before:
Design day12_top, start of the top module:
module day12_top #(
    parameter MAX_REGION_W = 64,
    parameter MAX_REGION_H = 64
) (
    input  wire clk,
    input  wire rst_n,
    input  wire in_valid,
    input  wire [31:0] in_data,
    output wire in_ready,
    output wire out_valid,
    output wire [31:0] out_data,
    input  wire out_ready
);
For scale: roughly 230 flip-flops, roughly 70 I/O pins, ~41000 um^2 of cells after synthesis.
clock: 16.8 ns
lec_check: 0
abc_area: 1
cap_margin: 20
cell_pad_in_sites_global_placement: 1
core_margin: 7
core_utilization: 40
gpl_routability_driven: 0
gpl_timing_driven: 1
min_routing_layer: met1
setup_slack_margin: -0.31
slew_margin: 25
run.sh (not shown) runs the stock make flow with config.mk's settings and CLKGATE_MAP_FILE=.
Looking at the reports, before completed the entire flow and the layout it produced met the timing, DRC and antenna checks.
What after does differently from before at the input level:
Settings: CORE_MARGIN changed from 7 to 2; GPL_TIMING_DRIVEN removed (was 1); CELL_PAD_IN_SITES_GLOBAL_PLACEMENT removed (was 1); GPL_ROUTABILITY_DRIVEN removed (was 0); SETUP_SLACK_MARGIN removed (was -0.31); MIN_ROUTING_LAYER removed (was met1); SLEW_MARGIN changed from 25 to 20; CORE_UTILIZATION changed from 40 to 58; ABC_AREA removed (was 1); the clock period (ns, I/O delays scaled along) changed from 16.8 to 14.1.
--- outcome ---
Each of the runs, namely before and after, reached the end of the flow and came out clean. [after vs before] wire length: lower in after. after gives more floorplan core density than before did. Delta (after minus before): met3 track utilization from global routing went up 2.9 points; final critical-path setup slack moved down; cell count lost about 20%; core utilization moved up. Looking at wire length on met3 across before and after, the one that comes out higher is after. Of the two values seen for destination of the critical timing path, accel.regions_that_fit[27] was produced by before and accel.regions_that_fit[11] by after. Relative to before, ratio of final minimum period to clock period has increased by 7.4 points in after. Going from before to after, clock transition at the registers of the reported paths flat, finished layout cell area down 1.5%.

========
Starting RTL as in the previous note.
clock: 8.34 ns
lec_check: 0
abc_area: 1
cap_margin: 20
core_aspect_ratio: 0.69
core_margin: 2
core_utilization: 72
cts_cluster_diameter: 216
cts_cluster_size: 13
gpl_routability_driven: 1
max_routing_layer: met4
place_density_lb_addon: 0.12
setup_slack_margin: 2.43
slew_margin: 20
The baseline produced a layout that fails on setup timing.
Change:
- CORE_ASPECT_RATIO: 0.69 -> not set
- CTS_CLUSTER_DIAMETER: 216 -> 331
- GPL_ROUTABILITY_DRIVEN: 1 -> not set
- MAX_ROUTING_LAYER: met4 -> not set
- PLACE_DENSITY_LB_ADDON: 0.12 -> 0.17
- SETUP_SLACK_MARGIN: 2.43 -> not set
- clock period: 8.34 -> 7.85 ns (I/O delays scaled with it)
=> The new run finished but failed the layout checks on setup timing; clock power climbs by 4.4%; global-route usage drops by 4.0 points; power climbs by about 2.7%; clock-buffer cell count drops by 2; register-to-register slack is worse by 0.69 ns; core utilization drops by 0.94 points; worst hold slack stays flat.
Change:
- ABC_AREA: 1 -> not set
- CORE_UTILIZATION: 72 -> 40
- CTS_CLUSTER_DIAMETER: 331 -> not set
- CTS_CLUSTER_SIZE: 13 -> not set
- PLACE_DENSITY_LB_ADDON: 0.17 -> not set
- clock period: 7.85 -> 20.6 ns (I/O delays scaled with it)
After rerunning: Now the flow went through all stages and came out clean; cell area drops by 11%; sequential power is lower by 62%; power fell by 72%; area after synthesis falls by 5.0%; via count falls by 22%; synthesized cell count came out lower by 21%; clock power is lower by 45%; setup slack improved by 7.7 ns; die area rose by 70%.
Change:
- CORE_UTILIZATION: 40 -> 72
- CTS_CLUSTER_SIZE: not set -> 87
- HOLD_SLACK_MARGIN: not set -> -0.06
- PLACE_DENSITY: not set -> 0.79
- SLEW_MARGIN: 20 -> 30
- clock period: 20.6 -> 8.99 ns (I/O delays scaled with it)
Now the flow produced a layout that fails on setup timing.
Setup slack loses 7.7 ns.
Sequential power rises by 120%.
Total power rises to 3.1 times its value.
Wire length rises by 8.7%.
Change:
- CORE_UTILIZATION: 72 -> 65
- CTS_CLUSTER_SIZE: 87 -> not set
- HOLD_SLACK_MARGIN: -0.06 -> not set
- PLACE_DENSITY: 0.79 -> not set
- SLEW_MARGIN: 30 -> 20
- clock period: 8.99 -> 12.1 ns (I/O delays scaled with it)
- The changed run produced a layout that fails on setup timing
- routed wire length fell by 5.5%
- total power falls by 28%
- worst setup slack gains 2.8 ns
- combinational power goes down by 29%
- cell count came out lower by 3.2%
- die area grows by 11%
- core utilization decreases by 12 points
- non-clock buffer count drops by 261
- synthesized cell count is unchanged
Change:
- ABC_AREA: not set -> 1
- CORE_UTILIZATION: 65 -> 72
- clock period: 12.1 -> 11.5 ns (I/O delays scaled with it)
Result: The new run finished but fails on setup timing. Wire length increases by 6.7%. Design area increases by about 3.5%. Non-clock buffer count decreases by 35. Setup slack is better by 0.44 ns. Global-route usage increases by 3.1 points.

========
The RTL this note starts from:
==> flow/design.v <==
`timescale 1ns / 1ps
module accelerator (
    input  wire clk,
    input  wire rst_n,
    input  wire in_valid,
    input  wire [31:0] in_data,
    output wire in_ready,
    output wire out_valid,
    output wire [31:0] out_data,
    input  wire out_ready
);
parameter MAX_SHAPES = 8;
parameter MAX_REGION_W = 64;
parameter MAX_REGION_H = 64;
parameter MAX_SHAPE_CELLS = 16;
function integer clog2;
    input integer value;
    integer v;
    begin
        v = value - 1;
        for (clog2 = 0; v > 0; clog2 = clog2 + 1)
            v = v >> 1;
    end
endfunction
localparam integer SHAPE_IDX_W = clog2(MAX_SHAPES + 1);
localparam ST_IDLE        = 3'd0;
localparam ST_LOAD_SHAPES = 3'd1;
localparam ST_LOAD_REGION = 3'd2;
localparam ST_OUTPUT      = 3'd3;
reg [2:0] state;
reg [15:0] num_shapes;
reg [15:0] num_regions;
reg [15:0] regions_seen;
reg [31:0] regions_that_fit;
reg [7:0] shape_num_cells [0:MAX_SHAPES-1];
reg [SHAPE_IDX_W-1:0] shape_idx;
reg [1:0] shape_substate;  
reg [7:0] cells_remaining;
reg [15:0] region_w;
reg [15:0] region_h;
reg [7:0] region_q [0:MAX_SHAPES-1];
reg [1:0] region_substate;  
integer i;
wire accept = in_valid && in_ready;
wire shape_loading_done = (shape_idx >= num_shapes);
wire region_loading_done = (regions_seen >= num_regions);
assign in_ready =
    (state == ST_IDLE)        ? 1'b1 :
    (state == ST_LOAD_SHAPES) ? !shape_loading_done :
    (state == ST_LOAD_REGION) ? !region_loading_done :
    1'b0;  
assign out_valid = (state == ST_OUTPUT);
assign out_data  = regions_that_fit;
always @(posedge clk) begin
    if (!rst_n) begin
        state <= ST_IDLE;
        num_shapes <= 16'd0;
        num_regions <= 16'd0;
        regions_seen <= 16'd0;
        regions_that_fit <= 32'd0;
        shape_idx <= {SHAPE_IDX_W{1'b0}};
        shape_substate <= 2'd0;
        cells_remaining <= 8'd0;
        region_substate <= 2'd0;
        region_w <= 16'd0;
        region_h <= 16'd0;
        for (i = 0; i < MAX_SHAPES; i = i + 1) begin
            shape_num_cells[i] <= 8'd0;
            region_q[i] <= 8'd0;
        end
    end else begin
        case (state)
            ST_IDLE: begin
                if (accept) begin
                    num_shapes <= (in_data[15:0] > MAX_SHAPES) ? MAX_SHAPES : in_data[15:0];
                    num_regions <= in_data[31:16];
                    regions_seen <= 16'd0;
                    regions_that_fit <= 32'd0;
                    shape_idx <= {SHAPE_IDX_W{1'b0}};
                    shape_substate <= 2'd0;
                    cells_remaining <= 8'd0;
                    region_substate <= 2'd0;
                    state <= ST_LOAD_SHAPES;
                end
            end
            ST_LOAD_SHAPES: begin
                if (shape_idx >= num_shapes) begin
                    region_substate <= 2'd0;
                    state <= ST_LOAD_REGION;
                end else if (accept) begin
                    case (shape_substate)
                        2'd0: begin
                            shape_num_cells[shape_idx] <= in_data[23:16];
                            cells_remaining <= in_data[23:16];
                            if (in_data[23:16] == 0) begin
                                shape_idx <= shape_idx + 1'b1;
                                shape_substate <= 2'd0;
                            end else begin
                                shape_substate <= 2'd1;
                            end
                        end
                        2'd1: begin
                            if (cells_remaining <= 8'd4) begin
                                cells_remaining <= 8'd0;
                                shape_idx <= shape_idx + 1'b1;
                                shape_substate <= 2'd0;
                            end else begin
                                cells_remaining <= cells_remaining - 8'd4;
                                shape_substate <= 2'd1;
                            end
                        end
                        default: shape_substate <= 2'd0;
                    endcase
                end
            end
            ST_LOAD_REGION: begin
                if (regions_seen >= num_regions) begin
                    state <= ST_OUTPUT;
                end else if (accept) begin
                    case (region_substate)
                        2'd0: begin
                            region_w <= in_data[15:0];
                            region_h <= in_data[31:16];
                            for (i = 0; i < MAX_SHAPES; i = i + 1) begin
                                region_q[i] <= 8'd0;
                            end
                            region_substate <= 2'd1;
                        end
                        2'd1: begin
                            region_q[0] <= in_data[7:0];
                            if (MAX_SHAPES > 1) region_q[1] <= in_data[15:8];
                            if (MAX_SHAPES > 2) region_q[2] <= in_data[23:16];
                            if (MAX_SHAPES > 3) region_q[3] <= in_data[31:24];
                            region_substate <= 2'd2;
                        end
                        2'd2: begin
                            if (MAX_SHAPES > 4) region_q[4] <= in_data[7:0];
                            if (MAX_SHAPES > 5) region_q[5] <= in_data[15:8];
                            if (MAX_SHAPES > 6) region_q[6] <= in_data[23:16];
                            if (MAX_SHAPES > 7) region_q[7] <= in_data[31:24];
                            begin : area_calc_block
                                reg [31:0] ra;
                                reg [31:0] ta;
                                integer k;
                                ra = region_w * region_h;
                                ta = 32'd0;
                                for (k = 0; (k < MAX_SHAPES) && (k < 4); k = k + 1) begin
                                    ta = ta + (shape_num_cells[k] * region_q[k]);
                                end
                                if (MAX_SHAPES > 4) ta = ta + (shape_num_cells[4] * in_data[7:0]);
                                if (MAX_SHAPES > 5) ta = ta + (shape_num_cells[5] * in_data[15:8]);
                                if (MAX_SHAPES > 6) ta = ta + (shape_num_cells[6] * in_data[23:16]);
                                if (MAX_SHAPES > 7) ta = ta + (shape_num_cells[7] * in_data[31:24]);
                                if (ta <= ra) begin
                                    regions_that_fit <= regions_that_fit + 1'b1;
                                end
                            end
                            regions_seen <= regions_seen + 1'b1;
                            region_substate <= 2'd0;
                        end
                        default: region_substate <= 2'd0;
                    endcase
                end
            end
            ST_OUTPUT: begin
                if (out_valid && out_ready) begin
                    state <= ST_IDLE;
                end
            end
            default: state <= ST_IDLE;
        endcase
    end
end
endmodule
`timescale 1ns / 1ps
module day12_top #(
    parameter MAX_REGION_W = 64,
    parameter MAX_REGION_H = 64
) (
    input  wire clk,
    input  wire rst_n,
    input  wire in_valid,
    input  wire [31:0] in_data,
    output wire in_ready,
    output wire out_valid,
    output wire [31:0] out_data,
    input  wire out_ready
);
accelerator #(
    .MAX_REGION_W(MAX_REGION_W),
    .MAX_REGION_H(MAX_REGION_H)
) accel (
    .clk(clk),
    .rst_n(rst_n),
    .in_valid(in_valid),
    .in_data(in_data),
    .in_ready(in_ready),
    .out_valid(out_valid),
    .out_data(out_data),
    .out_ready(out_ready)
);
endmodule
clock: 8.43 ns
lec_check: 0
abc_area: 1
cap_margin: 20
core_aspect_ratio: 0.69
core_margin: 2
core_utilization: 72
cts_cluster_diameter: 216
gpl_routability_driven: 1
max_routing_layer: met4
place_density_lb_addon: 0.12
setup_slack_margin: 2.43
slew_margin: 20
The baseline finished but fails on negative setup slack.
Change:
ABC_AREA = unset   (was 1)
CORE_ASPECT_RATIO = unset   (was 0.69)
CORE_UTILIZATION = 40   (was 72)
CTS_CLUSTER_DIAMETER = unset   (was 216)
GPL_ROUTABILITY_DRIVEN = unset   (was 1)
MAX_ROUTING_LAYER = unset   (was met4)
PLACE_DENSITY_LB_ADDON = unset   (was 0.12)
SETUP_SLACK_MARGIN = unset   (was 2.43)
clock period = 14.5 ns   (was 8.43 ns; I/O delays follow)
After rerunning:
- Now the flow finished clean
- synthesized area fell by a few percent
- global-route usage is lower by 24 points
- non-clock buffer count shrinks by 385
- cell count fell by roughly a tenth
- power came out lower by well over a third
- clock-buffer cell count increases by 14
- cell area came out lower by roughly a tenth
- core utilization shrinks by 40 points
- wire length shrinks by about a fifth
- setup slack improved by 3900 ps
Change:
CORE_UTILIZATION = 72   (was 40)
CTS_CLUSTER_SIZE = 87   (was unset)
HOLD_SLACK_MARGIN = -0.06   (was unset)
PLACE_DENSITY_LB_ADDON = 0.12   (was unset)
SETUP_SLACK_MARGIN = 2.65   (was unset)
SLEW_MARGIN = 30   (was 20)
clock period = 8.99 ns   (was 14.5 ns; I/O delays follow)
Result: With this change the flow finished but fails on negative setup slack. Cell count went down by a few percent. Clock power rises by well over a third. Wire length goes up by a few percent. Sequential share of layout area drops by 0.55 points.
Change:
ABC_AREA = 1   (was unset)
CTS_CLUSTER_SIZE = unset   (was 87)
HOLD_SLACK_MARGIN = unset   (was -0.06)
PLACE_DENSITY_LB_ADDON = 0.2   (was 0.12)
SETUP_SLACK_MARGIN = 2.87   (was 2.65)
SLEW_MARGIN = 20   (was 30)
clock period = 9.97 ns   (was 8.99 ns; I/O delays follow)
Outcome: The new run produced a layout that fails on negative setup slack; utilization falls by 2.1 points; routed wire length rises by 7.0%; cell count rises by about 20%; hold slack is worse by 11 ps; die size rises by 5.2%; critical path depth rises by 10; worst setup slack is better by 1600 ps; design area rises by 3.6%; total power falls by 2.6%.
Change:
ABC_AREA = unset   (was 1)
CTS_CLUSTER_DIAMETER = 309   (was unset)
PLACE_DENSITY = 0.36   (was unset)
PLACE_DENSITY_LB_ADDON = unset   (was 0.2)
SETUP_SLACK_MARGIN = unset   (was 2.87)
clock period = 15.5 ns   (was 9.97 ns; I/O delays follow)
The changed run finished clean; worst setup slack gains 2800 ps; final cell count fell by 23%; non-clock buffer count fell by 411.
Change:
CORE_UTILIZATION = 31   (was 72)
CTS_CLUSTER_DIAMETER = unset   (was 309)
PLACE_DENSITY = unset   (was 0.36)
clock period = 17.0 ns   (was 15.5 ns; I/O delays follow)
Total power went down by 5.5%; final cell count went up by 19%; routed wire length went up by 6.6%; global-route usage went down by 19 points; via count went down by 2.7%; die size went up by 130%; clock skew went up by 23 ps; final area went up by 2.9%; worst setup slack is better by 77 ps; flip-flop count does not change.
Power and IR drop assume default switching activity.
